[flow/run.sh]
#!/bin/bash
# the make line also repeats each setting of config.mk as NAME=value (left out here)
make -C /OpenROAD-flow-scripts/flow DESIGN_CONFIG=/design/flow/config.mk WORK_HOME=/design/flow/orfs CLKGATE_MAP_FILE= finish
[flow/config.mk]
export PLATFORM = sky130hd
export DESIGN_NAME = mac_16bit
export DESIGN_NICKNAME = mac_16bit
export VERILOG_FILES = /design/flow/design.v
export SDC_FILE = /design/flow/constraint.sdc
export NUM_CORES = 4
export LEC_CHECK = 0
export ABC_AREA = 1
export CAP_MARGIN = 0
export CELL_PAD_IN_SITES_DETAIL_PLACEMENT = 0
export CELL_PAD_IN_SITES_GLOBAL_PLACEMENT = 1
export CORE_ASPECT_RATIO = 1.88
export CORE_MARGIN = 7
export CORE_UTILIZATION = 51
export CTS_CLUSTER_DIAMETER = 84
export CTS_CLUSTER_SIZE = 19
export GPL_ROUTABILITY_DRIVEN = 0
export MAX_ROUTING_LAYER = met4
export MIN_ROUTING_LAYER = met2
export PLACE_DENSITY_LB_ADDON = 0.01
export SLEW_MARGIN = 30
export TNS_END_PERCENT = 5
[flow/constraint.sdc]
create_clock -name core_clock -period 8.54 [get_ports {clk}]
set_input_delay 1.7080 -clock core_clock [delete_from_list [all_inputs] [get_ports {clk}]]
set_output_delay 1.7080 -clock core_clock [all_outputs]
set_load 0.01 [all_outputs]
[flow/design.v]
module fullAdder(sum,cout,a,b,cin);
output sum,cout;
input a,b,cin;
wire m,n,o;
xor(m,a,b);
and(n,a,b);
xor(sum,m,cin);
and(o,m,cin);
or(cout,o,n);
endmodule 
module mux2to1(out, sel, in1 ,in2);
output out;
input sel,in1,in2;
wire a,b,c;
not(a,sel);
nand(b,in1,a);
nand(c,sel,in2);
nand(out,b,c);
endmodule
module carryLookAheadAdder4bit(sum, cout, a, b, c0);
output [3:0] sum;
output cout;
input [3:0] a,b;
input c0;
wire p0,p1,p2,p3,p0not,p1not,p2not,p3not;
wire g0,g1,g2,g3,g0not,g1not,g2not,g3not;
wire c1,c2,c3,c0not;
not(c0not,c0);
nand(g0not,a[0],b[0]);
not(g0,g0not);
xnor(p0not,a[0],b[0]);
not(p0,p0not);
nand(g1not,a[1],b[1]);
not(g1,g1not);
xnor(p1not,a[1],b[1]);
not(p1,p1not);
nand(g2not,a[2],b[2]);
not(g2,g2not);
xnor(p2not,a[2],b[2]);
not(p2,p2not);
nand(g3not,a[3],b[3]);
not(g3,g3not);
xnor(p3not,a[3],b[3]);
not(p3,p3not);
cy1 carry1(.c1(c1),.p0(p0),.c0(c0),.g0not(g0not));
cy2 carry2(.c2(c2),.p0(p0),.p1(p1),.c0not(c0not),.g0(g0),.g1not(g1not));
cy3 carry3(.c3(c3),.p1(p1),.p2(p2),.p0not(p0not),.c0(c0),.g0not(g0not),.g1(g1),.g2not(g2not));
cy4 carry4(.c4(cout),.p2(p2),.p3(p3),.p1(p1),.p0(p0),.c0not(c0not),.g0(g0),.g1(g1),.g2(g2),.g3(g3));
xor(sum[0],p0,c0);
xor(sum[1],p1,c1);
xor(sum[2],p2,c2);
xor(sum[3],p3,c3);
endmodule 
module cy1(c1,p0,c0,g0not);
output c1;
input p0,c0,g0not;
wire a;
nand(a,p0,c0);
nand(c1,a,g0not);
endmodule
module cy2(c2,p0,p1,c0not,g0,g1not);
output c2;
input p0,p1,c0not,g0,g1not;
wire a,b,c,d;
nand(a,p0,p1);
nor(c,a,c0not);
nand(b,p1,g0);
nand(d,b,g1not);
or(c2,c,d);
endmodule
module cy3(c3,p1,p2,p0not,c0,g0not,g1,g2not);
output c3;
input p1,p2,p0not,c0,g0not,g1,g2not;
wire a,b,c,e,f,g,h;
nand(a,p1,p2);
or(g,a,g0not);
nand(b,p2,g1);
nor(c,a,p0not);
nand(e,b,g2not);
nand(f,c,c0);
nand(h,f,g);
or(c3,h,e);
endmodule 
module cy4(c4,p2,p3,p1,p0,c0not,g0,g1,g2,g3);
output c4;
input p2,p3,p1,p0,c0not,g0,g1,g2,g3;
wire a,b,c,d,e,f,g,h,i,j,k,l,m;
and(a,p3,g2);
and(b,p3,p2);
nand(c,p3,p2);
nand(d,p1,g0);
nand(e,p3,p2);
nand(f,p1,p0);
nor(g,g3,a);
nand(h,b,g1);
or(i,c,d);
or(j,e,f);
and(k,h,i);
or(l,j,c0not);
and(m,k,l);
nand(c4,g,m);
endmodule 
module carrySlelectAdder4bit (sum, cout, a, b, cin);
output [3:0] sum;
output cout;
input [3:0] a,b;
input cin;
wire [3:0] sum_0, sum_1;
wire cout_0, cout_1;
carryLookAheadAdder4bit cla0(sum_0[3:0], cout_0, a, b, 1'b0);
carryLookAheadAdder4bit cla1(sum_1[3:0], cout_1, a, b, 1'b1);
mux2to1 m0(sum[0], cin, sum_0[0], sum_1[0]);
mux2to1 m1(sum[1], cin, sum_0[1], sum_1[1]);
mux2to1 m2(sum[2], cin, sum_0[2], sum_1[2]);
mux2to1 m3(sum[3], cin, sum_0[3], sum_1[3]);
mux2to1 m4(cout, cin, cout_0, cout_1);
endmodule
module carrySelectAdder28bit(sum, in1, in2);
output [27:0] sum;
input wire [26:0] in1; 
input wire [27:0] in2;
wire [27:0] in1_padded;
assign in1_padded[26:0] = in1;
assign in1_padded[27] = in1[26];
wire c0,c1,c2,c3,c4,c5,c6,cout;
carrySlelectAdder4bit cla0(sum[3:0], c0, in1_padded[3:0], in2[3:0], 1'b0);
carrySlelectAdder4bit cla1(sum[7:4], c1, in1_padded[7:4], in2[7:4], c0);
carrySlelectAdder4bit cla2(sum[11:8], c2, in1_padded[11:8], in2[11:8], c1);
carrySlelectAdder4bit cla3(sum[15:12], c3, in1_padded[15:12], in2[15:12], c2);
carrySlelectAdder4bit cla4(sum[19:16], c4, in1_padded[19:16], in2[19:16], c3);
carrySlelectAdder4bit cla5(sum[23:20], c5, in1_padded[23:20], in2[23:20], c4);
carrySlelectAdder4bit cla6(sum[27:24], c6, in1_padded[27:24], in2[27:24], c5);
endmodule
module carrySelectAdder32bit(sum, in1, in2);
output [31:0] sum;
input [31:0] in1, in2;
wire c0,c1,c2,c3,c4,c5,c6,cout;
carrySlelectAdder4bit cla0(sum[3:0], c0, in1[3:0], in2[3:0], 1'b0);
carrySlelectAdder4bit cla1(sum[7:4], c1, in1[7:4], in2[7:4], c0);
carrySlelectAdder4bit cla2(sum[11:8], c2, in1[11:8], in2[11:8], c1);
carrySlelectAdder4bit cla3(sum[15:12], c3, in1[15:12], in2[15:12], c2);
carrySlelectAdder4bit cla4(sum[19:16], c4, in1[19:16], in2[19:16], c3);
carrySlelectAdder4bit cla5(sum[23:20], c5, in1[23:20], in2[23:20], c4);
carrySlelectAdder4bit cla6(sum[27:24], c6, in1[27:24], in2[27:24], c5);
carrySlelectAdder4bit cla7(sum[31:28], cout, in1[31:28], in2[31:28], c6);
endmodule
module carrySelectAdder40bit(sum, in1, in2);
output [39:0] sum;
input [39:0] in1, in2;
wire c0,c1,c2,c3,c4,c5,c6,c7,c8,cout;
carrySlelectAdder4bit cla0(sum[3:0], c0, in1[3:0], in2[3:0], 1'b0);
carrySlelectAdder4bit cla1(sum[7:4], c1, in1[7:4], in2[7:4], c0);
carrySlelectAdder4bit cla2(sum[11:8], c2, in1[11:8], in2[11:8], c1);
carrySlelectAdder4bit cla3(sum[15:12], c3, in1[15:12], in2[15:12], c2);
carrySlelectAdder4bit cla4(sum[19:16], c4, in1[19:16], in2[19:16], c3);
carrySlelectAdder4bit cla5(sum[23:20], c5, in1[23:20], in2[23:20], c4);
carrySlelectAdder4bit cla6(sum[27:24], c6, in1[27:24], in2[27:24], c5);
carrySlelectAdder4bit cla7(sum[31:28], c7, in1[31:28], in2[31:28], c6);
carrySlelectAdder4bit cla8(sum[35:32], c8, in1[35:32], in2[35:32], c7);
carrySlelectAdder4bit cla9(sum[39:36], cout, in1[39:36], in2[39:36], c8);
endmodule
module carrySaveAdder32bit(sum,carry,in1,in2,in3);
output [31:0] sum, carry;
input [31:0] in1, in2, in3;
wire garbage;
assign carry[0] = 1'b0;
fullAdder f0(.sum(sum[0]),.cout(carry[1]),.a(in1[0]),.b(in2[0]),.cin(in3[0]));
fullAdder f1(.sum(sum[1]),.cout(carry[2]),.a(in1[1]),.b(in2[1]),.cin(in3[1]));
fullAdder f2(.sum(sum[2]),.cout(carry[3]),.a(in1[2]),.b(in2[2]),.cin(in3[2]));
fullAdder f3(.sum(sum[3]),.cout(carry[4]),.a(in1[3]),.b(in2[3]),.cin(in3[3]));
fullAdder f4(.sum(sum[4]),.cout(carry[5]),.a(in1[4]),.b(in2[4]),.cin(in3[4]));
fullAdder f5(.sum(sum[5]),.cout(carry[6]),.a(in1[5]),.b(in2[5]),.cin(in3[5]));
fullAdder f6(.sum(sum[6]),.cout(carry[7]),.a(in1[6]),.b(in2[6]),.cin(in3[6]));
fullAdder f7(.sum(sum[7]),.cout(carry[8]),.a(in1[7]),.b(in2[7]),.cin(in3[7]));
fullAdder f8(.sum(sum[8]),.cout(carry[9]),.a(in1[8]),.b(in2[8]),.cin(in3[8]));
fullAdder f9(.sum(sum[9]),.cout(carry[10]),.a(in1[9]),.b(in2[9]),.cin(in3[9]));
fullAdder f10(.sum(sum[10]),.cout(carry[11]),.a(in1[10]),.b(in2[10]),.cin(in3[10]));
fullAdder f11(.sum(sum[11]),.cout(carry[12]),.a(in1[11]),.b(in2[11]),.cin(in3[11]));
fullAdder f12(.sum(sum[12]),.cout(carry[13]),.a(in1[12]),.b(in2[12]),.cin(in3[12]));
fullAdder f13(.sum(sum[13]),.cout(carry[14]),.a(in1[13]),.b(in2[13]),.cin(in3[13]));
fullAdder f14(.sum(sum[14]),.cout(carry[15]),.a(in1[14]),.b(in2[14]),.cin(in3[14]));
fullAdder f15(.sum(sum[15]),.cout(carry[16]),.a(in1[15]),.b(in2[15]),.cin(in3[15]));
fullAdder f16(.sum(sum[16]),.cout(carry[17]),.a(in1[16]),.b(in2[16]),.cin(in3[16]));
fullAdder f17(.sum(sum[17]),.cout(carry[18]),.a(in1[17]),.b(in2[17]),.cin(in3[17]));
fullAdder f18(.sum(sum[18]),.cout(carry[19]),.a(in1[18]),.b(in2[18]),.cin(in3[18]));
fullAdder f19(.sum(sum[19]),.cout(carry[20]),.a(in1[19]),.b(in2[19]),.cin(in3[19]));
fullAdder f20(.sum(sum[20]),.cout(carry[21]),.a(in1[20]),.b(in2[20]),.cin(in3[20]));
fullAdder f21(.sum(sum[21]),.cout(carry[22]),.a(in1[21]),.b(in2[21]),.cin(in3[21]));
fullAdder f22(.sum(sum[22]),.cout(carry[23]),.a(in1[22]),.b(in2[22]),.cin(in3[22]));
fullAdder f23(.sum(sum[23]),.cout(carry[24]),.a(in1[23]),.b(in2[23]),.cin(in3[23]));
fullAdder f24(.sum(sum[24]),.cout(carry[25]),.a(in1[24]),.b(in2[24]),.cin(in3[24]));
fullAdder f25(.sum(sum[25]),.cout(carry[26]),.a(in1[25]),.b(in2[25]),.cin(in3[25]));
fullAdder f26(.sum(sum[26]),.cout(carry[27]),.a(in1[26]),.b(in2[26]),.cin(in3[26]));
fullAdder f27(.sum(sum[27]),.cout(carry[28]),.a(in1[27]),.b(in2[27]),.cin(in3[27]));
fullAdder f28(.sum(sum[28]),.cout(carry[29]),.a(in1[28]),.b(in2[28]),.cin(in3[28]));
fullAdder f29(.sum(sum[29]),.cout(carry[30]),.a(in1[29]),.b(in2[29]),.cin(in3[29]));
fullAdder f30(.sum(sum[30]),.cout(carry[31]),.a(in1[30]),.b(in2[30]),.cin(in3[30]));
fullAdder f31(.sum(sum[31]),.cout(garbage),.a(in1[31]),.b(in2[31]),.cin(in3[31]));
endmodule 
module boothEncoderDecoder(PPIJ, BIP1, BI, BIM1, AJ, AJM1);
output PPIJ;
input BIP1, BI, BIM1, AJ, AJM1;
wire a,b,c,d,e,f,g,h,i;
xor(a,BI,BIM1);
xor(b,BIP1,BI);
xor(c,BIP1,AJM1);
xor(d,BI,BIM1);
xor(e,BIP1,AJ);
nand(f,b,c);
nand(g,d,e);
nor(h,a,f);
not(i,h);
nand(PPIJ,i,g);
endmodule  
module partialProductGenerator(PP, neg, MD, MRIP1, MRI, MRIM1);
output [17:0] PP;
output neg;
input [15:0] MD;
input MRIP1, MRI, MRIM1;
boothEncoderDecoder PP0(PP[0], MRIP1, MRI, MRIM1, MD[0], 1'b0);
boothEncoderDecoder PP1(PP[1], MRIP1, MRI, MRIM1, MD[1], MD[0]);
boothEncoderDecoder PP2(PP[2], MRIP1, MRI, MRIM1, MD[2], MD[1]);
boothEncoderDecoder PP3(PP[3], MRIP1, MRI, MRIM1, MD[3], MD[2]);
boothEncoderDecoder PP4(PP[4], MRIP1, MRI, MRIM1, MD[4], MD[3]);
boothEncoderDecoder PP5(PP[5], MRIP1, MRI, MRIM1, MD[5], MD[4]);
boothEncoderDecoder PP6(PP[6], MRIP1, MRI, MRIM1, MD[6], MD[5]);
boothEncoderDecoder PP7(PP[7], MRIP1, MRI, MRIM1, MD[7], MD[6]);
boothEncoderDecoder PP8(PP[8], MRIP1, MRI, MRIM1, MD[8], MD[7]);
boothEncoderDecoder PP9(PP[9], MRIP1, MRI, MRIM1, MD[9], MD[8]);
boothEncoderDecoder PP10(PP[10], MRIP1, MRI, MRIM1, MD[10], MD[9]);
boothEncoderDecoder PP11(PP[11], MRIP1, MRI, MRIM1, MD[11], MD[10]);
boothEncoderDecoder PP12(PP[12], MRIP1, MRI, MRIM1, MD[12], MD[11]);
boothEncoderDecoder PP13(PP[13], MRIP1, MRI, MRIM1, MD[13], MD[12]);
boothEncoderDecoder PP14(PP[14], MRIP1, MRI, MRIM1, MD[14], MD[13]);
boothEncoderDecoder PP15(PP[15], MRIP1, MRI, MRIM1, MD[15], MD[14]);
boothEncoderDecoder PP16(PP[16], MRIP1, MRI, MRIM1, MD[15], MD[15]);
boothEncoderDecoder PP17(PP[17], MRIP1, MRI, MRIM1, MD[15], MD[15]);
getNegBit n0(neg,MD[15],PP[17],MRIP1, MRI, MRIM1);
endmodule
module getNegBit(neg,MD_MSB, PP_MSB,MRIP1, MRI, MRIM1);
output neg;
input MRIP1, MRI, MRIM1, MD_MSB, PP_MSB;
wire all_1, all_0, a,b,c,d,e,f;
nand(a,MRIP1,MRI);
not(b,MRIM1);
nor(all_1,a,b);
nor(c,MRIP1,MRI);
not(d,MRIM1);
and(all_0,c,d);
nor(e,all_0,all_1);
xor(f,PP_MSB,MD_MSB);
and(neg,e,f);
endmodule
module generatePartialProducts(PP0,PP1,PP2,PP3,PP4,PP5,PP6,PP7,PP8,neg,MD,MR);
output [17:0] PP0,PP1,PP2,PP3,PP4,PP5,PP6,PP7,PP8;
output [7:0] neg;
input [15:0] MD, MR;
wire not_used;
partialProductGenerator P0(PP0, neg[0], MD, MR[1], MR[0], 1'b0);
partialProductGenerator P1(PP1, neg[1], MD, MR[3], MR[2], MR[1]);
partialProductGenerator P2(PP2, neg[2], MD, MR[5], MR[4], MR[3]);
partialProductGenerator P3(PP3, neg[3], MD, MR[7], MR[6], MR[5]);
partialProductGenerator P4(PP4, neg[4], MD, MR[9], MR[8], MR[7]);
partialProductGenerator P5(PP5, neg[5], MD, MR[11], MR[10], MR[9]);
partialProductGenerator P6(PP6, neg[6], MD, MR[13], MR[12], MR[11]);
partialProductGenerator P7(PP7, neg[7], MD, MR[15], MR[14], MR[13]);
partialProductGenerator P8(PP8, not_used, MD, MR[15] ,MR[15], MR[15]);
endmodule
module mac_16bit(out_rounded,md,mr,clk,rst);
output reg [26:0] out_rounded;
input [15:0] md,mr;               
input clk,rst;
reg [15:0] MD,MR;
reg [39:0] acc;
wire [39:0] mult_out;
wire [17:0] PP0,PP1,PP2,PP3,PP4,PP5,PP6,PP7,PP8;
reg [31:0] PP0_reg,PP1_reg,PP2_reg,PP3_reg,PP4_reg,PP5_reg,PP6_reg,PP7_reg,PP8_reg;
wire [31:0] PP0_FULL,PP1_FULL,PP2_FULL,PP3_FULL,PP4_FULL,PP5_FULL,PP6_FULL,PP7_FULL,PP8_FULL;
wire [7:0] neg;
wire [31:0] sum0,carry0,sum1,carry1,sum2,carry2,sum3,carry3,sum4,carry4,sum5,carry5,sum6,carry6;
wire [39:0] new_acc;
reg [2:0] setup_count;
reg setup_completed;
reg [8:0] count;
generatePartialProducts PP(.PP0(PP0),.PP1(PP1),.PP2(PP2),.PP3(PP3),.PP4(PP4),.PP5(PP5),.PP6(PP6),.PP7(PP7),.PP8(PP8),.neg(neg),.MD(MD),.MR(MR));
genvar i;
assign PP0_FULL[16:0] = PP0;
for(i=31; i>16; i=i-1) begin
  assign PP0_FULL[i] = PP0_FULL[16];
end
assign PP1_FULL[18:2] = PP1;
for(i=31; i>18; i=i-1) begin
  assign PP1_FULL[i] = PP1_FULL[18];
end
assign PP1_FULL[1] = 1'b0;
assign PP1_FULL[0] = neg[0];
assign PP2_FULL[20:4] = PP2;
for(i=31; i>20; i=i-1) begin
  assign PP2_FULL[i] = PP2_FULL[20];
end
assign PP2_FULL[3] = 1'b0;
assign PP2_FULL[2] = neg[1];
for(i=0; i<2; i=i+1) begin
  assign PP2_FULL[i] = 1'b0;
end
assign PP3_FULL[22:6] = PP3;
for(i=31; i>22; i=i-1) begin
  assign PP3_FULL[i] = PP3_FULL[22];
end
assign PP3_FULL[5] = 1'b0;
assign PP3_FULL[4] = neg[2];
for(i=0; i<4; i=i+1) begin
  assign PP3_FULL[i] = 1'b0;
end
assign PP4_FULL[24:8] = PP4;
for(i=31; i>24; i=i-1) begin
  assign PP4_FULL[i] = PP4_FULL[24];
end
assign PP4_FULL[7] = 1'b0;
assign PP4_FULL[6] = neg[3];
for(i=0; i<6; i=i+1) begin
  assign PP4_FULL[i] = 1'b0;
end
assign PP5_FULL[26:10] = PP5;
for(i=31; i>26; i=i-1) begin
  assign PP5_FULL[i] = PP5_FULL[26];
end
assign PP5_FULL[9] = 1'b0;
assign PP5_FULL[8] = neg[4];
for(i=0; i<8; i=i+1) begin
  assign PP5_FULL[i] = 1'b0;
end
assign PP6_FULL[28:12] = PP6;
for(i=31; i>28; i=i-1) begin
  assign PP6_FULL[i] = PP6_FULL[28];
end
assign PP6_FULL[11] = 1'b0;
assign PP6_FULL[10] = neg[5];
for(i=0; i<10; i=i+1) begin
  assign PP6_FULL[i] = 1'b0;
end
assign PP7_FULL[30:14] = PP7;
assign PP7_FULL[31] = PP7_FULL[30];
assign PP7_FULL[13] = 1'b0;
assign PP7_FULL[12] = neg[6];
for(i=0; i<12; i=i+1) begin
  assign PP7_FULL[i] = 1'b0;
end
assign PP8_FULL[31:16] = PP8[15:0];
assign PP8_FULL[15] = 1'b0;
assign PP8_FULL[14] = neg[7];
for(i=0; i<14; i=i+1) begin
  assign PP8_FULL[i] = 1'b0;
end
carrySaveAdder32bit csa0(.sum(sum0),.carry(carry0),.in1(PP0_reg),.in2(PP1_reg),.in3(PP2_reg));
carrySaveAdder32bit csa1(.sum(sum1),.carry(carry1),.in1(PP3_reg),.in2(PP4_reg),.in3(PP5_reg));
carrySaveAdder32bit csa2(.sum(sum2),.carry(carry2),.in1(PP6_reg),.in2(PP7_reg),.in3(PP8_reg));
carrySaveAdder32bit csa3(.sum(sum3),.carry(carry3),.in1(sum0),.in2(carry0),.in3(sum1));
carrySaveAdder32bit csa4(.sum(sum4),.carry(carry4),.in1(carry1),.in2(sum2),.in3(carry2));
carrySaveAdder32bit csa5(.sum(sum5),.carry(carry5),.in1(sum3),.in2(carry3),.in3(sum4));
carrySaveAdder32bit csa6(.sum(sum6),.carry(carry6),.in1(sum5),.in2(carry5),.in3(carry4));
carrySelectAdder32bit cla0(.sum(mult_out[31:0]), .in1(sum6), .in2(carry6));
for(i=32; i<40; i=i+1) begin
  assign mult_out[i] = mult_out[31];
end
carrySelectAdder40bit cla1(.sum(new_acc), .in1(mult_out), .in2(acc));
wire a,b,c,d,e,f,g,h,j,k,l,m,OR;
wire up_down_select;
nor(a,acc[1],acc[0]);
nor(b,acc[3],acc[2]);
nor(c,acc[5],acc[4]);
nor(d,acc[7],acc[6]);
nor(e,acc[9],acc[8]);
nor(f,acc[11],acc[10]);
and(g,a,b);
and(h,c,d);
and(m,e,f);
and(j,h,m);
nand(OR,g,j);
nand(k,acc[12],acc[13]);
nand(l,acc[12],OR);
nand(up_down_select,k,l);
wire [27:0] out_up;
wire [26:0] out_rounded_wire;
carrySelectAdder28bit add0(out_up, acc[39:13], 28'b0000000000000000000000000001);
mux2to1 m0(out_rounded_wire[0], up_down_select, acc[13], out_up[0]);
mux2to1 m1(out_rounded_wire[1], up_down_select, acc[14], out_up[1]);
mux2to1 m2(out_rounded_wire[2], up_down_select, acc[15], out_up[2]);
mux2to1 m3(out_rounded_wire[3], up_down_select, acc[16], out_up[3]);
mux2to1 m4(out_rounded_wire[4], up_down_select, acc[17], out_up[4]);
mux2to1 m5(out_rounded_wire[5], up_down_select, acc[18], out_up[5]);
mux2to1 m6(out_rounded_wire[6], up_down_select, acc[19], out_up[6]);
mux2to1 m7(out_rounded_wire[7], up_down_select, acc[20], out_up[7]);
mux2to1 m8(out_rounded_wire[8], up_down_select, acc[21], out_up[8]);
mux2to1 m9(out_rounded_wire[9], up_down_select, acc[22], out_up[9]);
mux2to1 m10(out_rounded_wire[10], up_down_select, acc[23], out_up[10]);
mux2to1 m11(out_rounded_wire[11], up_down_select, acc[24], out_up[11]);
mux2to1 m12(out_rounded_wire[12], up_down_select, acc[25], out_up[12]);
mux2to1 m13(out_rounded_wire[13], up_down_select, acc[26], out_up[13]);
mux2to1 m14(out_rounded_wire[14], up_down_select, acc[27], out_up[14]);
mux2to1 m15(out_rounded_wire[15], up_down_select, acc[28], out_up[15]);
mux2to1 m16(out_rounded_wire[16], up_down_select, acc[29], out_up[16]);
mux2to1 m17(out_rounded_wire[17], up_down_select, acc[30], out_up[17]);
mux2to1 m18(out_rounded_wire[18], up_down_select, acc[31], out_up[18]);
mux2to1 m19(out_rounded_wire[19], up_down_select, acc[32], out_up[19]);
mux2to1 m20(out_rounded_wire[20], up_down_select, acc[33], out_up[20]);
mux2to1 m21(out_rounded_wire[21], up_down_select, acc[34], out_up[21]);
mux2to1 m22(out_rounded_wire[22], up_down_select, acc[35], out_up[22]);
mux2to1 m23(out_rounded_wire[23], up_down_select, acc[36], out_up[23]);
mux2to1 m24(out_rounded_wire[24], up_down_select, acc[37], out_up[24]);
mux2to1 m25(out_rounded_wire[25], up_down_select, acc[38], out_up[25]);
mux2to1 m26(out_rounded_wire[26], up_down_select, acc[39], out_up[26]);
always @ (posedge clk)
begin
if(setup_count == 3 && !setup_completed && rst)
begin
setup_completed <= 1;
MD <= md;
MR <= mr;
PP0_reg <= PP0_FULL;
PP1_reg <= PP1_FULL;
PP2_reg <= PP2_FULL;
PP3_reg <= PP3_FULL;
PP4_reg <= PP4_FULL;
PP5_reg <= PP5_FULL;
PP6_reg <= PP6_FULL;
PP7_reg <= PP7_FULL;
PP8_reg <= PP8_FULL;
acc <= new_acc;
out_rounded <= out_rounded_wire;
count <= 1;
end
else if(!setup_completed && rst)
begin
MD <= md;
MR <= mr;
PP0_reg <= PP0_FULL;
PP1_reg <= PP1_FULL;
PP2_reg <= PP2_FULL;
PP3_reg <= PP3_FULL;
PP4_reg <= PP4_FULL;
PP5_reg <= PP5_FULL;
PP6_reg <= PP6_FULL;
PP7_reg <= PP7_FULL;
PP8_reg <= PP8_FULL;
acc <= new_acc;
out_rounded <= out_rounded_wire;
setup_count <= setup_count + 1;
end
if(count != 0 && rst)
begin
MD <= md;
MR <= mr;
PP0_reg <= PP0_FULL;
PP1_reg <= PP1_FULL;
PP2_reg <= PP2_FULL;
PP3_reg <= PP3_FULL;
PP4_reg <= PP4_FULL;
PP5_reg <= PP5_FULL;
PP6_reg <= PP6_FULL;
PP7_reg <= PP7_FULL;
PP8_reg <= PP8_FULL;
acc <= new_acc;
count <= count + 1;
out_rounded <= out_rounded_wire;
end
if(!rst)
begin
acc <= 0;
MD <= 0;
MR <= 0;
out_rounded <= 0;
setup_count <= 0;
setup_completed <= 0;
count <= 0;
PP0_reg <= 0;
PP1_reg <= 0;
PP2_reg <= 0;
PP3_reg <= 0;
PP4_reg <= 0;
PP5_reg <= 0;
PP6_reg <= 0;
PP7_reg <= 0;
PP8_reg <= 0;
end
if(count == 256)
begin
acc <= 0;
out_rounded <= 0;
setup_count <= 1;
setup_completed <= 0;
count <= 0;
PP0_reg <= 0;
PP1_reg <= 0;
PP2_reg <= 0;
PP3_reg <= 0;
PP4_reg <= 0;
PP5_reg <= 0;
PP6_reg <= 0;
PP7_reg <= 0;
PP8_reg <= 0;
end
end
endmodule
==> impl_metrics.env, run 1 <==
# physical design summary
export IMPL_outcome="finished with violations"
export IMPL_so_faults="design-rule violations"
export IMPL_critPathCapture="acc[39]"
export IMPL_avgSynthCellArea_um2=7.98
export IMPL_crit_required_ns=8.98
export IMPL_cts_sinks=256
export IMPL_yosysMostFrequentCell="inv_1"
export IMPL_yosys_top_cells_area="dfxtp_1 (26%), fa_1 (13%), ha_1 (11%)"
export IMPL_antenna_found_initial=0
export IMPL_ys_sh_aoi_pct=16.4
export IMPL_yosys_area_share_adder_pct=24.2
export IMPL_cp_slowest_cell="fa_1"
export IMPL_drc=2
export IMPL_tightestPinTransition_ns=0.992
export IMPL_cts_inserted_buffers=17
export IMPL_min_to="setup_count[2]"
export IMPL_reg2reg_from="PP0_reg[30]"
export IMPL_ys_seq_share_pct=25.7
export IMPL_min_path_type="register to register"
export IMPL_yosys_area_mm2=0.0199
export IMPL_antenna_diode_count=0
export IMPL_grt_total_usage_pct=37.1
export IMPL_area_growth_pct=6.53
export IMPL_nets=2808
export IMPL_antenna_left=0
export IMPL_cp_top_family="adder cells"
export IMPL_drv_cap=0
export IMPL_fin_crit_sh_pct=80.2
export IMPL_ys_ff=256
export IMPL_h_tree_depth=1
export IMPL_path_class="register to register"
export IMPL_rsz0062_at_grt="no"
export IMPL_insertion_delay_ns=0.54
export IMPL_common_cells="inv_1 (398), nor2_1 (309), dfxtp_1 (256)"
export IMPL_drv_slew=0
export IMPL_fp_nets=2838
export IMPL_path_max_fanout=8
export IMPL_die_x_um=158
export IMPL_avgViaCountPerCell=7.56
export IMPL_postCtsSetupRepairBufs=0
export IMPL_top_logic_kind="adder cells"
export IMPL_synth_cell_types=53
export IMPL_simple_gate_share_pct=13.6
export IMPL_max_freq_ghz=0.146
export IMPL_tool_warnings=77
export IMPL_rows=99
export IMPL_finalClockSkew_ns=0.0212
export IMPL_min_from="setup_count[2]"
export IMPL_fin_crit_ns=6.85
export IMPL_cp_arrival_ns=7.29
export IMPL_cts_tree="built"
export IMPL_routed_wl_um=54200
export IMPL_cts_max_path_buffers=3
export IMPL_synthXorXnorAreaFrac_pct=9.61
export IMPL_ctsResizeCount=0
export IMPL_grt_overflow=0
export IMPL_vias=22500
export IMPL_worstReg2RegEnd="acc[39]"
export IMPL_max_slew_margin_rel_pct=33.5
export IMPL_yosysWarnings=1
export IMPL_crit_path_frequent_cell="inv_1"
export IMPL_wl_per_cell_um=18.2
export IMPL_timing_critical_path_buf_inv=6
export IMPL_r2r_setup_slack_ns=1.69
export IMPL_path_depth=26
export IMPL_reg2reg_depth=26
export IMPL_crit_start="PP0_reg[30]"
export IMPL_crit_path_start_kind="register"
export IMPL_drt_iter0_markers=4172
export IMPL_mux_area_share_pct=0.169
export IMPL_top_area_share_pct=25.7
export IMPL_ios=61
export IMPL_grt_pass1_wl_um=85700
export IMPL_io_buffer_count=60
export IMPL_synthArstFlopShare_pct=0
export IMPL_hold_buffers=0
export IMPL_max_stage_delay_ns=0.85
export IMPL_hold_violations=0
export IMPL_place_hpwl_um=39400
export IMPL_whs_path_depth=2
export IMPL_cts_root_buf="clkbuf_16"
export IMPL_flop_cell="dfxtp_1"
export IMPL_fp_utilization_pct=51.6
export IMPL_holdWs_ns=0.465
export IMPL_syn_inst=2499
export IMPL_grt_max_degree=177
export IMPL_synth_edff_count=0
export IMPL_core_area_mm2=0.0386
export IMPL_drt_first_pass_iters=49
export IMPL_clk_pin_slew_ns=0.09
export IMPL_syn_cell_area_mm2=0.0199
export IMPL_top_area_cell="dfxtp_1"
export IMPL_tns_ns=0
export IMPL_dieHeight_um=285
export IMPL_ys_cells=2499
export IMPL_first_global_vias=23700
export IMPL_cp_end_kind="register"
export IMPL_die_area_mm2=0.0451
export IMPL_setup_viol=0
through the flow:
step	cells	worst slack, ns	instance area (um2)	utilization [%]
after floorplan	2499	2.51	19900	-
after global placement	2955	1.85	20800	53.8
after detailed placement	2955	1.75	20800	53.8
after CTS	2975	1.72	21200	55.0
after global routing	2975	1.20	21200	55.0
final	2975	1.69	21200	55.0
layer usage:
metal	track usage [%]	vias to the layer above	part of all wire, %
met3	43.2	642	35
met1	-	8217	0
met2	46.8	5704	54
li1	-	7927	-
met4	7.76	0	11
met5	-	-	0
final cells by class:
class	count	area, um2
clock inverters	1	8.76
well taps	505	632
inverters	403	1520
multi-input cells	1714	12800
flip-flops and latches	256	5130
fillers	3830	17400
repair buffers	77	741
clock buffers	19	443
==> run 2: changes to the inputs <==
- CAP_MARGIN: 0 -> 20
- CELL_PAD_IN_SITES_DETAIL_PLACEMENT: 0 -> unset
- CELL_PAD_IN_SITES_GLOBAL_PLACEMENT: 1 -> unset
- CORE_ASPECT_RATIO: 1.88 -> unset
- CORE_MARGIN: 7 -> 2
- CORE_UTILIZATION: 51 -> 72
- CTS_CLUSTER_DIAMETER: 84 -> 332
- CTS_CLUSTER_SIZE: 19 -> 99
- GPL_ROUTABILITY_DRIVEN: 0 -> unset
- MAX_ROUTING_LAYER: met4 -> unset
- MIN_ROUTING_LAYER: met2 -> unset
- PLACE_DENSITY: unset -> 0.86
- PLACE_DENSITY_LB_ADDON: 0.01 -> unset
- SETUP_SLACK_MARGIN: unset -> 0.36
- SLEW_MARGIN: 30 -> 20
- TNS_END_PERCENT: 5 -> unset
- clock period: 8.54 -> 3.06 ns (I/O delays scaled with it)
==> run 2 against run 1 <==
Against the previous run: the flow now stops in global routing; area after synthesis is the same; die size shrank 36%; synthesized cell count is the same.
==> impl_metrics.env, run 2 <==
# yosys + openroad results
export IMPL_outcome="did not finish"
export IMPL_stop_stage="global routing"
export IMPL_avgSynthCellArea_um2=7.98
export IMPL_yosys_top_cells_area="dfxtp_1 (26%), fa_1 (13%), ha_1 (11%)"
export IMPL_ys_sh_aoi_pct=16.4
export IMPL_synthArstFlopShare_pct=0
export IMPL_ys_ff=256
export IMPL_syn_cell_area_mm2=0.0199
export IMPL_synthXorXnorAreaFrac_pct=9.61
export IMPL_yosysMostFrequentCell="inv_1"
export IMPL_top_area_share_pct=25.7
export IMPL_h_tree_depth=1
export IMPL_dieHeight_um=170
export IMPL_cts_max_path_buffers=3
export IMPL_fp_nets=2838
export IMPL_fp_utilization_pct=73.6
export IMPL_syn_inst=2499
export IMPL_yosys_area_share_adder_pct=24.2
export IMPL_cts_root_buf="clkbuf_16"
export IMPL_io_buffer_count=60
export IMPL_simple_gate_share_pct=13.6
export IMPL_cts_inserted_buffers=6
export IMPL_ys_cells=2499
export IMPL_cts_sinks=256
export IMPL_gp_congestion=0.893
export IMPL_yosysWarnings=1
export IMPL_place_hpwl_um=40300
export IMPL_top_area_cell="dfxtp_1"
export IMPL_top_logic_kind="adder cells"
export IMPL_flop_cell="dfxtp_1"
export IMPL_mux_area_share_pct=0.169
export IMPL_common_cells="inv_1 (398), nor2_1 (309), dfxtp_1 (256)"
export IMPL_die_x_um=170
export IMPL_core_area_mm2=0.0271
export IMPL_ys_seq_share_pct=25.7
export IMPL_die_area_mm2=0.0290
export IMPL_yosys_area_mm2=0.0199
export IMPL_synth_edff_count=0
export IMPL_synth_cell_types=53
export IMPL_rows=60
export IMPL_ios=61
[run 2: repair_timing]
item	in CTS
endpoints found under the setup margin	35
setup buffers	20
pin swaps	104
gates resized	201
hold buffers	0
[run 2: metrics by stage]
step,worst slack [ns],instances,cell area [um2]
2_1_floorplan,-2.30,2499,20700
3_3_place_gp,-2.51,3011,22900
3_5_place_dp,-2.73,3011,22900
4_1_cts,-2.54,3039,24100
==> run 3: changes to the inputs <==
- CORE_ASPECT_RATIO: unset -> 1.05
- CORE_UTILIZATION: 72 -> 40
- CTS_CLUSTER_DIAMETER: 332 -> unset
- CTS_CLUSTER_SIZE: 99 -> unset
- MAX_ROUTING_LAYER: unset -> met4
- PLACE_DENSITY: 0.86 -> unset
- SETUP_SLACK_MARGIN: 0.36 -> 0.91
- TNS_END_PERCENT: unset -> 75
- clock period: 3.06 -> 9.72 ns (I/O delays scaled with it)
==> run 3 against run 2 <==
Against the previous run: now clean on timing, DRC and antenna; die size rose by 78%; synthesized cell count stayed put; area after synthesis is the same.
==> impl_metrics.env, run 3 <==
# physical design summary
export IMPL_fp_utilization_pct=40.6
export IMPL_path_class="register to register"
export IMPL_synth_cell_types=53
export IMPL_crit_start="PP0_reg[30]"
export IMPL_cts_tree="built"
export IMPL_path_max_fanout=8
export IMPL_grt_overflow=0
export IMPL_top_area_share_pct=25.7
export IMPL_dieHeight_um=233
export IMPL_path_depth=26
export IMPL_synthXorXnorAreaFrac_pct=9.61
export IMPL_synthArstFlopShare_pct=0
export IMPL_avgSynthCellArea_um2=7.98
export IMPL_crit_path_start_kind="register"
export IMPL_timing_critical_path_buf_inv=6
export IMPL_io_buffer_count=60
export IMPL_syn_cell_area_mm2=0.0199
export IMPL_ys_sh_aoi_pct=16.4
export IMPL_tool_warnings=79
export IMPL_yosysMostFrequentCell="inv_1"
export IMPL_cp_end_kind="register"
export IMPL_fin_crit_ns=6.74
export IMPL_first_global_vias=15500
export IMPL_grt_pass1_wl_um=81100
export IMPL_ys_cells=2499
export IMPL_avgViaCountPerCell=5.08
export IMPL_max_slew_margin_rel_pct=29.8
export IMPL_antenna_found_initial=0
export IMPL_min_to="setup_count[2]"
export IMPL_simple_gate_share_pct=13.6
export IMPL_h_tree_depth=2
export IMPL_cp_top_family="adder cells"
export IMPL_final_cells=3144
export IMPL_cts_max_path_buffers=3
export IMPL_yosys_area_share_adder_pct=24.2
export IMPL_fillers=4872
export IMPL_postCtsSetupRepairBufs=0
export IMPL_tns_ns=0
export IMPL_hold_buffers=0
export IMPL_antenna_left=0
export IMPL_grt_total_usage_pct=20.0
export IMPL_drt_iter0_markers=1171
export IMPL_antenna_diode_count=0
export IMPL_tightestPinTransition_ns=1.05
export IMPL_rsz0062_at_grt="no"
export IMPL_mux_area_share_pct=0.169
export IMPL_area_growth_pct=10.6
export IMPL_drc=0
export IMPL_critPathCapture="acc[39]"
export IMPL_drv_cap=0
export IMPL_outcome="timing/DRC/antenna clean"
export IMPL_crit_required_ns=10.16
export IMPL_vias=16000
export IMPL_seq_area_mm2=0.00513
export IMPL_yosys_top_cells_area="dfxtp_1 (26%), fa_1 (13%), ha_1 (11%)"
export IMPL_drt_first_pass_iters=5
export IMPL_wl_per_cell_um=15.8
export IMPL_die_area_mm2=0.0517
export IMPL_synth_edff_count=0
export IMPL_finalClockSkew_ns=0.0236
export IMPL_grt_max_degree=202
export IMPL_max_stage_delay_ns=0.82
export IMPL_die_x_um=222
export IMPL_ys_seq_share_pct=25.7
export IMPL_ios=61
export IMPL_yosys_area_mm2=0.0199
export IMPL_cts_inserted_buffers=34
export IMPL_rows=83
export IMPL_logic_area_mm2=0.0128
export IMPL_max_freq_ghz=0.148
export IMPL_syn_inst=2499
export IMPL_cp_slowest_cell="fa_1"
export IMPL_r2r_setup_slack_ns=2.98
export IMPL_yosysWarnings=1
export IMPL_flop_cell="dfxtp_1"
export IMPL_hold_violations=0
export IMPL_common_cells="inv_1 (398), nor2_1 (309), dfxtp_1 (256)"
export IMPL_min_from="setup_count[2]"
export IMPL_routed_wl_um=49600
export IMPL_cp_arrival_ns=7.18
export IMPL_setup_viol=0
export IMPL_cts_sinks=256
export IMPL_drv_slew=0
export IMPL_whs_path_depth=2
export IMPL_reg2reg_depth=26
export IMPL_ctsResizeCount=0
export IMPL_ys_ff=256
export IMPL_insertion_delay_ns=0.55
export IMPL_crit_path_frequent_cell="inv_1"
export IMPL_fin_crit_sh_pct=69.4
export IMPL_fp_nets=2838
export IMPL_nets=2824
export IMPL_top_logic_kind="adder cells"
export IMPL_cts_root_buf="clkbuf_16"
export IMPL_reg2reg_from="PP0_reg[30]"
export IMPL_worstReg2RegEnd="acc[39]"
export IMPL_place_hpwl_um=36300
export IMPL_gp_congestion=0.879
export IMPL_top_area_cell="dfxtp_1"
export IMPL_min_path_type="register to register"
export IMPL_core_area_mm2=0.0491
export IMPL_clk_pin_slew_ns=0.06
export IMPL_dp_cells=3086
run 3: through the flow:
stage | hold WS (ns) | utilization (%) | instance area, um2 | setup WS [ns]
5_1_grt | 0.497 | 44.9 | 22000 | 2.46
2_1_floorplan | 0.439 | - | 19900 | 3.69
6_report | 0.469 | 44.9 | 22000 | 2.98
3_5_place_dp | 0.458 | 42.7 | 21000 | 3.01
4_1_cts | 0.467 | 44.9 | 22000 | 2.98
3_3_place_gp | 0.448 | 42.7 | 21000 | 3.18
run 3: cell type report:
type	count	share of cell area (%)
inverters	403	6.88
clock inverters	9	0.403
well taps	637	3.62
multi-input cells	1714	57.9
clock buffers	49	4.53
repair buffers	76	3.38
flip-flops and latches	256	23.3
run 3: routing by layer:
metal | vias up | GRT usage (%) | wire [um]
met1 | 7486 | 26.8 | 23800
met5 | - | - | 0
met3 | 79 | 3.02 | 2520
li1 | 8032 | - | -
met4 | 0 | 5.24 | 1040
met2 | 365 | 31.5 | 22200
==> run 4: changes to the inputs <==
- ABC_AREA: 1 -> 0
- CELL_PAD_IN_SITES_DETAIL_PLACEMENT: unset -> 2
- CORE_ASPECT_RATIO: 1.05 -> 1.19
- CORE_UTILIZATION: 40 -> 32
- CTS_CLUSTER_SIZE: unset -> 57
- MAX_ROUTING_LAYER: met4 -> unset
- SETUP_SLACK_MARGIN: 0.91 -> unset
- SLEW_MARGIN: 20 -> 30
- TNS_END_PERCENT: 75 -> unset
- clock period: 9.72 -> 10.1 ns (I/O delays scaled with it)
==> run 4 against run 3 <==
Against the previous run: global-route usage is 7.8 points higher; die size grew 27%; fmax down 25%; sequential cell count stayed put; sequential share of layout area decreased by 0.49 points; synthesized cell count is 2.1% lower; largest cell class unchanged; clock skew up 0.013 ns; highest routed layer is now met5; non-clock buffer count increased by 28; still clean.
==> impl_metrics.env, run 4 <==
# physical design summary
export IMPL_top_logic_kind="adder cells"
export IMPL_path_depth=24
export IMPL_drv_cap=0
export IMPL_tightestPinTransition_ns=1.20
export IMPL_cp_end_kind="register"
export IMPL_fin_area_mm2=0.0225
export IMPL_drc=0
export IMPL_first_global_vias=22400
export IMPL_finalClockSkew_ns=0.0369
export IMPL_crit_start="PP0_reg[30]"
export IMPL_hold_buffers=0
export IMPL_dieHeight_um=279
export IMPL_antenna_diode_count=0
export IMPL_cts_max_path_buffers=3
export IMPL_rows=100
export IMPL_cp_arrival_ns=9.57
export IMPL_grt_overflow=0
export IMPL_yosysMostFrequentCell="nand2_1"
export IMPL_grt_pass1_wl_um=142000
export IMPL_tool_warnings=75
export IMPL_cp_slowest_cell="fa_1"
export IMPL_syn_cell_area_mm2=0.0204
export IMPL_synth_cell_types=69
export IMPL_cp_cell_sequence="inv_1, fa_1, fa_1, fa_1, inv_1, fa_1, ha_1, nand4_1, o31a_1, o21ai_0, a21o_1, mux2i_1, ha_1, ha_1, o21a_1, o21a_1, a2111oi_0, o21ai_0, o21ba_2, o31ai_1, o41ai_1, xnor2_1, nor2_1, mux2i_1"
export IMPL_io_buffer_count=60
export IMPL_path_max_fanout=7
export IMPL_gp_congestion=0.819
export IMPL_fin_crit_ns=9.04
export IMPL_die_area_mm2=0.0657
export IMPL_ios=61
export IMPL_max_stage_delay_ns=0.90
export IMPL_drt_first_pass_iters=6
export IMPL_postCtsSetupRepairBufs=0
export IMPL_ctsResizeCount=0
export IMPL_routed_wl_um=93500
export IMPL_antenna_found_initial=1
export IMPL_hold_violations=0
export IMPL_synthXorXnorAreaFrac_pct=5.15
export IMPL_min_from="MD[8]"
export IMPL_fp_nets=2785
export IMPL_setup_viol=0
export IMPL_whs_path_depth=2
export IMPL_nets=2709
export IMPL_area_growth_pct=10.6
export IMPL_vias=20000
export IMPL_crit_path_start_kind="register"
export IMPL_yosysWarnings=1
export IMPL_ys_seq_share_pct=25.2
export IMPL_grt_max_degree=185
export IMPL_place_hpwl_um=59100
export IMPL_max_slew_margin_rel_pct=20.0
export IMPL_synth_edff_count=0
export IMPL_crit_required_ns=10.62
export IMPL_mux_area_share_pct=1.39
export IMPL_yosys_area_mm2=0.0204
export IMPL_avgViaCountPerCell=6.22
export IMPL_max_freq_ghz=0.111
export IMPL_top_area_share_pct=25.2
export IMPL_syn_inst=2446
export IMPL_drv_slew=0
export IMPL_crit_path_frequent_cell="fa_1"
export IMPL_antenna_left=0
export IMPL_worstReg2RegEnd="acc[39]"
export IMPL_simple_gate_share_pct=13.7
export IMPL_min_to="MD[8]"
export IMPL_common_cells="nand2_1 (291), inv_1 (263), dfxtp_1 (256)"
export IMPL_r2r_setup_slack_ns=1.06
export IMPL_ys_sh_aoi_pct=22.1
export IMPL_cts_root_buf="clkbuf_16"
export IMPL_die_x_um=235
export IMPL_fin_crit_sh_pct=89.5
export IMPL_tns_ns=0
export IMPL_h_tree_depth=1
export IMPL_wl_per_cell_um=29.1
export IMPL_grt_total_usage_pct=27.7
export IMPL_reg2reg_from="PP0_reg[30]"
export IMPL_clk_pin_slew_ns=0.07
export IMPL_cp_top_family="adder cells"
export IMPL_core_area_mm2=0.0628
export IMPL_min_path_type="register to register"
export IMPL_synthArstFlopShare_pct=0
export IMPL_cts_tree="built"
export IMPL_outcome="timing/DRC/antenna clean"
export IMPL_ys_cells=2446
export IMPL_cts_inserted_buffers=29
export IMPL_cts_sinks=256
export IMPL_path_class="register to register"
export IMPL_yosys_area_share_adder_pct=23.7
export IMPL_insertion_delay_ns=0.62
export IMPL_avgSynthCellArea_um2=8.33
export IMPL_rsz0062_at_grt="no"
export IMPL_top_area_cell="dfxtp_1"
export IMPL_critPathCapture="acc[39]"
export IMPL_reg2reg_depth=24
export IMPL_place_area_mm2=0.0216
export IMPL_fp_utilization_pct=32.4
export IMPL_timing_critical_path_buf_inv=2
export IMPL_flop_cell="dfxtp_1"
export IMPL_drt_iter0_markers=1802
export IMPL_yosys_top_cells_area="dfxtp_1 (25%), fa_1 (13%), ha_1 (11%)"
export IMPL_ys_ff=256
-- run 4: area by class of cell --
class | count | area [um2]
fillers | 6918 | 40300
multi-input cells | 1715 | 13500
flip-flops and latches | 256 | 5130
well taps | 816 | 1020
inverters | 264 | 992
repair buffers | 104 | 943
clock buffers | 45 | 896
clock inverters | 9 | 77.6
-- run 4: per-stage QoR --
stage / hold slack (ns) / util [%] / cells / setup WS, ns
after floorplan: 0.432 / - / 2446 / 3.41
after global placement: 0.440 / 34.3 / 3155 / 2.72
after detailed placement: 0.454 / 34.3 / 3155 / 1.82
after CTS: 0.466 / 35.9 / 3209 / 1.52
after global routing: 0.477 / 35.9 / 3209 / 0.841
final: 0.464 / 35.9 / 3209 / 1.06
-- run 4: routing by layer --
| layer | vias up | share of wire [%] | global-route usage [%] |
|---|---|---|---|
| li1 | 8353 | - | - |
| met1 | 9968 | 35 | 29.1 |
| met2 | 1138 | 50 | 50.0 |
| met3 | 491 | 6.7 | 4.99 |
| met4 | 2 | 8.0 | 19.8 |
| met5 | - | 0.015 | 0 |
==> run 5: changes to the inputs <==
- ABC_AREA: 0 -> 1
- CAP_MARGIN: 20 -> 0
- CELL_PAD_IN_SITES_GLOBAL_PLACEMENT: unset -> 1
- CORE_ASPECT_RATIO: 1.19 -> 0.74
- CORE_MARGIN: 2 -> 7
- CORE_UTILIZATION: 32 -> 51
- CTS_CLUSTER_DIAMETER: unset -> 84
- CTS_CLUSTER_SIZE: 57 -> 19
- GPL_ROUTABILITY_DRIVEN: unset -> 0
- HOLD_SLACK_MARGIN: unset -> 0.08
- MAX_ROUTING_LAYER: unset -> met4
- MIN_ROUTING_LAYER: unset -> met2
- PLACE_DENSITY_LB_ADDON: unset -> 0.01
- SLEW_MARGIN: 30 -> 25
- TNS_END_PERCENT: unset -> 5
- clock period: 10.1 -> 8.93 ns (I/O delays scaled with it)
==> run 5 against run 4 <==
Against the previous run: the flow now stops in detailed placement; synthesized cell count rose by 2.2%; die size fell by 32%; area after synthesis fell by 2.1%.
==> impl_metrics.env, run 5 <==
# yosys + openroad results
export IMPL_stop_stage="detailed placement"
export IMPL_ys_seq_share_pct=25.7
export IMPL_fp_utilization_pct=51.6
export IMPL_core_area_mm2=0.0386
export IMPL_synth_cell_types=53
export IMPL_io_buffer_count=60
export IMPL_ys_ff=256
export IMPL_fp_nets=2838
export IMPL_common_cells="inv_1 (398), nor2_1 (309), dfxtp_1 (256)"
export IMPL_syn_cell_area_mm2=0.0199
export IMPL_top_logic_kind="adder cells"
export IMPL_ys_cells=2499
export IMPL_yosys_area_mm2=0.0199
export IMPL_synthXorXnorAreaFrac_pct=9.61
export IMPL_top_area_share_pct=25.7
export IMPL_error_message="[ERROR DPL-0033] detailed placement checks failed during check placement."
export IMPL_die_x_um=244
export IMPL_syn_inst=2499
export IMPL_simple_gate_share_pct=13.6
export IMPL_top_area_cell="dfxtp_1"
export IMPL_mux_area_share_pct=0.169
export IMPL_yosysWarnings=1
export IMPL_rows=62
export IMPL_dieHeight_um=184
export IMPL_avgSynthCellArea_um2=7.98
export IMPL_yosys_area_share_adder_pct=24.2
export IMPL_die_area_mm2=0.0449
export IMPL_flop_cell="dfxtp_1"
export IMPL_ys_sh_aoi_pct=16.4
export IMPL_yosysMostFrequentCell="inv_1"
export IMPL_yosys_top_cells_area="dfxtp_1 (26%), fa_1 (13%), ha_1 (11%)"
export IMPL_synth_edff_count=0
export IMPL_outcome="did not finish"
export IMPL_ios=61
export IMPL_synthArstFlopShare_pct=0
## run 5: through the flow
stage | area [um2]
after global placement | 20800
after floorplan | 19900
==> run 6: changes to the inputs <==
- CAP_MARGIN: 0 -> 20
- CELL_PAD_IN_SITES_DETAIL_PLACEMENT: 2 -> unset
- CELL_PAD_IN_SITES_GLOBAL_PLACEMENT: 1 -> unset
- CORE_ASPECT_RATIO: 0.74 -> unset
- CORE_MARGIN: 7 -> 2
- CORE_UTILIZATION: 51 -> 62
- CTS_CLUSTER_DIAMETER: 84 -> unset
- CTS_CLUSTER_SIZE: 19 -> 99
- GPL_ROUTABILITY_DRIVEN: 0 -> unset
- HOLD_SLACK_MARGIN: 0.08 -> unset
- MAX_ROUTING_LAYER: met4 -> unset
- MIN_ROUTING_LAYER: met2 -> unset
- PLACE_DENSITY_LB_ADDON: 0.01 -> unset
- SLEW_MARGIN: 25 -> 20
- TNS_END_PERCENT: 5 -> unset
- clock period: 8.93 -> 3.06 ns (I/O delays scaled with it)
==> run 6 against run 5 <==
Against the previous run: the layout now fails its checks (negative setup slack); synthesized cell count is the same; die size shrank 25%; area after synthesis did not move.
==> impl_metrics.env, run 6 <==
# physical design summary
export IMPL_timing_critical_path_buf_inv=7
export IMPL_tool_warnings=80
export IMPL_finalClockSkew_ns=0.0250
export IMPL_hold_violations=0
export IMPL_syn_inst=2499
export IMPL_tightestPinTransition_ns=1.05
export IMPL_core_area_mm2=0.0316
export IMPL_top_area_share_pct=25.7
export IMPL_outcome="finished with violations"
export IMPL_cp_top_family="adder cells"
export IMPL_synthXorXnorAreaFrac_pct=9.61
export IMPL_antenna_diode_count=0
export IMPL_fin_area_mm2=0.0250
export IMPL_cp_end_kind="register"
export IMPL_cp_arrival_ns=6.38
export IMPL_place_hpwl_um=38500
export IMPL_setup_viol=35
export IMPL_cts_sinks=256
export IMPL_whs_path_depth=2
export IMPL_antenna_left=0
export IMPL_drc=0
export IMPL_grt_total_usage_pct=32.1
export IMPL_r2r_setup_slack_ns=-2.85
export IMPL_path_class="register to register"
export IMPL_avgSynthCellArea_um2=7.98
export IMPL_max_stage_delay_ns=0.60
export IMPL_cts_tree="built"
export IMPL_synthArstFlopShare_pct=0
export IMPL_grtUsageMet3_pct=3.95
export IMPL_mux_area_share_pct=0.169
export IMPL_path_depth=30
export IMPL_fin_ws_ns=-2.85
export IMPL_final_core_utilization_pct=79.0
export IMPL_reg2reg_depth=30
export IMPL_critPathCapture="acc[32]"
export IMPL_grt_overflow=0
export IMPL_die_area_mm2=0.0336
export IMPL_common_cells="inv_1 (398), nor2_1 (309), dfxtp_1 (256)"
export IMPL_max_slew_margin_rel_pct=29.9
export IMPL_worstReg2RegEnd="acc[32]"
export IMPL_rsz0062_at_grt="yes"
export IMPL_fp_utilization_pct=63.0
export IMPL_vias=17500
export IMPL_tns_ns=-77.74
export IMPL_syn_cell_area_mm2=0.0199
export IMPL_yosys_area_mm2=0.0199
export IMPL_grt_pass1_wl_um=86900
export IMPL_ys_seq_share_pct=25.7
export IMPL_synth_edff_count=0
export IMPL_die_x_um=183
export IMPL_fillers=2241
export IMPL_dieHeight_um=183
export IMPL_min_from="PP2_reg[14]"
export IMPL_max_freq_ghz=0.169
export IMPL_grt_busiest_layer="met2"
export IMPL_rows=65
export IMPL_simple_gate_share_pct=13.6
export IMPL_top_logic_kind="adder cells"
export IMPL_drv_slew=0
export IMPL_crit_start="PP3_reg[11]"
export IMPL_avgViaCountPerCell=5.59
export IMPL_place_area_mm2=0.0229
export IMPL_path_max_fanout=5
export IMPL_cts_root_buf="clkbuf_16"
export IMPL_antenna_found_initial=0
export IMPL_cp_slowest_cell="fa_1"
export IMPL_ys_ff=256
export IMPL_fin_crit_ns=5.91
export IMPL_ios=61
export IMPL_fin_crit_sh_pct=193
export IMPL_first_global_vias=17500
export IMPL_grt_max_degree=131
export IMPL_grt_util_met2_pct=55.9
export IMPL_yosysMostFrequentCell="inv_1"
export IMPL_final_cells=3124
export IMPL_routed_wl_um=53800
export IMPL_reg2reg_from="PP3_reg[11]"
export IMPL_so_faults="negative setup slack"
export IMPL_preCtsSetupSlack_ns=-2.72
export IMPL_wl_per_cell_um=17.2
export IMPL_flop_cell="dfxtp_1"
export IMPL_crit_required_ns=3.53
export IMPL_gp_congestion=0.928
export IMPL_grt_util_met1_pct=41.0
export IMPL_crit_path_start_kind="register"
export IMPL_yosys_top_cells_area="dfxtp_1 (26%), fa_1 (13%), ha_1 (11%)"
export IMPL_clk_pin_slew_ns=0.06
export IMPL_fp_nets=2838
export IMPL_yosys_area_share_adder_pct=24.2
export IMPL_cts_max_path_buffers=3
export IMPL_io_buffer_count=60
export IMPL_area_growth_pct=25.3
export IMPL_drv_cap=0
export IMPL_yosysWarnings=1
export IMPL_insertion_delay_ns=0.59
export IMPL_ys_sh_aoi_pct=16.4
export IMPL_h_tree_depth=1
export IMPL_cts_inserted_buffers=30
export IMPL_min_to="PP2_reg[14]"
export IMPL_synth_cell_types=53
export IMPL_drt_first_pass_iters=5
export IMPL_min_path_type="register to register"
export IMPL_dp_cells=3048
export IMPL_top_area_cell="dfxtp_1"
export IMPL_drt_iter0_markers=1222
export IMPL_nets=3039
export IMPL_ys_cells=2499
## run 6: area by class of cell
cell class / count / area, um2 / share of cell area (%)
multi-input cells: 1714 / 14200 / 57.0
flip-flops and latches: 256 / 5150 / 20.6
repair buffers: 295 / 2570 / 10.3
inverters: 403 / 1530 / 6.10
clock buffers: 39 / 825 / 3.30
well taps: 402 / 503 / 2.01
clock inverters: 15 / 188 / 0.751
## run 6: per-layer routing
layer  vias up  share of wire [%]
met2       534                 48
li1       8471                  -
met1      8318                 42
met3       132                6.0
met4         0                3.8
met5         -                  0
## run 6: timing repair
| item | 4_1_cts | 5_1_grt |
|---|---|---|
| setup endpoints to repair | 35 | 35 |
| hold buffers | 0 | 0 |
| gates resized | 167 | 48 |
| setup buffers | 16 | 11 |
| pin swaps | 97 | 73 |
## run 6: stage by stage
stage,hold WS (ns)
after global placement,0.449
after detailed placement,0.467
after global routing,0.487
final,0.470
after CTS,0.471
after floorplan,0.439
==> run 7: changes to the inputs <==
- ABC_AREA: 1 -> unset
- CAP_MARGIN: 20 -> 0
- CORE_ASPECT_RATIO: unset -> 0.89
- CORE_UTILIZATION: 62 -> 72
- CTS_CLUSTER_SIZE: 99 -> 31
- PLACE_DENSITY_LB_ADDON: unset -> 0.0
- SETUP_SLACK_MARGIN: unset -> -0.38
- clock period: 3.06 -> 5.34 ns (I/O delays scaled with it)
==> run 7 against run 6 <==
Against the previous run: still fails the layout checks on negative setup slack; via count increased by 8.2%; first-iteration DRC count increased by 99%; critical endpoint is now acc[35].
==> impl_metrics.env, run 7 <==
# physical design summary
export IMPL_rows=58
export IMPL_min_from="PP3_reg[4]"
export IMPL_timing_critical_path_buf_inv=6
export IMPL_cts_max_path_buffers=3
export IMPL_synthXorXnorAreaFrac_pct=5.15
export IMPL_drt_first_pass_iters=10
export IMPL_die_x_um=182
export IMPL_cp_top_family="adder cells"
export IMPL_fp_utilization_pct=72.7
export IMPL_ios=61
export IMPL_yosysWarnings=1
export IMPL_max_slew_margin_rel_pct=29.9
export IMPL_syn_cell_area_mm2=0.0204
export IMPL_ys_ff=256
export IMPL_antenna_left=0
export IMPL_routed_wl_um=57900
export IMPL_reg2reg_from="PP2_reg[13]"
export IMPL_grt_util_met2_pct=61.1
export IMPL_antenna_found_initial=0
export IMPL_common_cells="nand2_1 (291), inv_1 (263), dfxtp_1 (256)"
export IMPL_finalClockSkew_ns=0.0215
export IMPL_drt_iter0_markers=2430
export IMPL_flop_cell="dfxtp_1"
export IMPL_min_path_type="register to register"
export IMPL_r2r_setup_slack_ns=-1.44
export IMPL_mux_area_share_pct=1.39
export IMPL_top_area_cell="dfxtp_1"
export IMPL_yosysMostFrequentCell="nand2_1"
export IMPL_gp_congestion=0.906
export IMPL_crit_required_ns=5.77
export IMPL_min_to="PP3_reg[4]"
export IMPL_cp_slowest_cell="fa_1"
export IMPL_fin_crit_sh_pct=127
export IMPL_ys_sh_aoi_pct=22.1
export IMPL_outcome="finished with violations"
export IMPL_die_area_mm2=0.0297
export IMPL_fin_ws_ns=-1.44
export IMPL_grt_busiest_layer="met2"
export IMPL_grtUsageMet3_pct=7.65
export IMPL_first_global_vias=18100
export IMPL_setup_viol=26
export IMPL_path_depth=30
export IMPL_fp_nets=2785
export IMPL_max_stage_delay_ns=0.56
export IMPL_grt_total_usage_pct=37.1
export IMPL_yosys_area_share_adder_pct=23.7
export IMPL_nets=2859
export IMPL_dieHeight_um=163
export IMPL_top_logic_kind="adder cells"
export IMPL_tns_ns=-22.23
export IMPL_core_area_mm2=0.0280
export IMPL_antenna_diode_count=0
export IMPL_io_buffer_count=60
export IMPL_reg2reg_depth=30
export IMPL_top_area_share_pct=25.2
export IMPL_crit_path_start_kind="register"
export IMPL_rsz0062_at_grt="yes"
export IMPL_place_hpwl_um=38500
export IMPL_drv_cap=0
export IMPL_tightestPinTransition_ns=1.05
export IMPL_ys_seq_share_pct=25.2
export IMPL_drv_slew=0
export IMPL_vias=18900
export IMPL_yosys_top_cells_area="dfxtp_1 (25%), fa_1 (13%), ha_1 (11%)"
export IMPL_crit_start="PP2_reg[13]"
export IMPL_avgViaCountPerCell=6.52
export IMPL_synthArstFlopShare_pct=0
export IMPL_cts_root_buf="clkbuf_16"
export IMPL_fin_crit_ns=6.78
export IMPL_ys_cells=2446
export IMPL_worstReg2RegEnd="acc[35]"
export IMPL_crit_path_frequent_cell="fa_1"
export IMPL_path_class="register to register"
export IMPL_synth_edff_count=0
export IMPL_cp_arrival_ns=7.22
export IMPL_yosys_area_mm2=0.0204
export IMPL_cts_inserted_buffers=28
export IMPL_max_freq_ghz=0.147
export IMPL_so_faults="negative setup slack"
export IMPL_syn_inst=2446
export IMPL_cts_tree="built"
export IMPL_cts_sinks=256
export IMPL_whs_path_depth=2
export IMPL_synth_cell_types=69
export IMPL_hold_buffers=0
export IMPL_avgSynthCellArea_um2=8.33
export IMPL_simple_gate_share_pct=13.7
export IMPL_h_tree_depth=1
export IMPL_tool_warnings=78
export IMPL_cp_end_kind="register"
export IMPL_final_core_utilization_pct=84.5
export IMPL_grt_max_degree=137
export IMPL_hold_violations=0
export IMPL_drc=0
export IMPL_area_growth_pct=16.2
export IMPL_wl_per_cell_um=20.0
export IMPL_critPathCapture="acc[35]"
export IMPL_insertion_delay_ns=0.56
export IMPL_grt_pass1_wl_um=89700
export IMPL_grt_overflow=0
export IMPL_path_max_fanout=3
export IMPL_clk_pin_slew_ns=0.06
export IMPL_grt_util_met1_pct=48.5
## run 7: layout make-up
| type | count | area, um2 |
|---|---|---|
| Clock buffer | 35 | 757 |
| Clock inverter | 10 | 118 |
| Fill cell | 1694 | 4340 |
| Inverter | 264 | 991 |
| Multi-Input combinational cell | 1715 | 14000 |
| Sequential cell | 256 | 5150 |
| Tap cell | 360 | 450 |
| Timing Repair Buffer | 255 | 2170 |
## run 7: metal layers
metal  up-vias  wire, um
met2      1049     26800
met3       217      5960
li1       8640         -
met4         0      2400
met1      8973     22800
met5         -         0
## run 7: stage by stage
stage	cell area [um2]	setup slack, ns	hold WS (ns)	std cells
floorplan	20600	-0.872	0.432	2446
global placement	22200	-1.24	0.440	2825
detailed placement	22200	-1.39	0.447	2825
CTS	23300	-1.38	0.455	2879
global route	23700	-1.65	0.472	2895
finish	23700	-1.44	0.456	2895
## run 7: what timing repair did
action	CTS	global route
pin swaps	52	54
endpoints found under the setup margin	22	25
setup buffers	12	20
gates resized	41	63
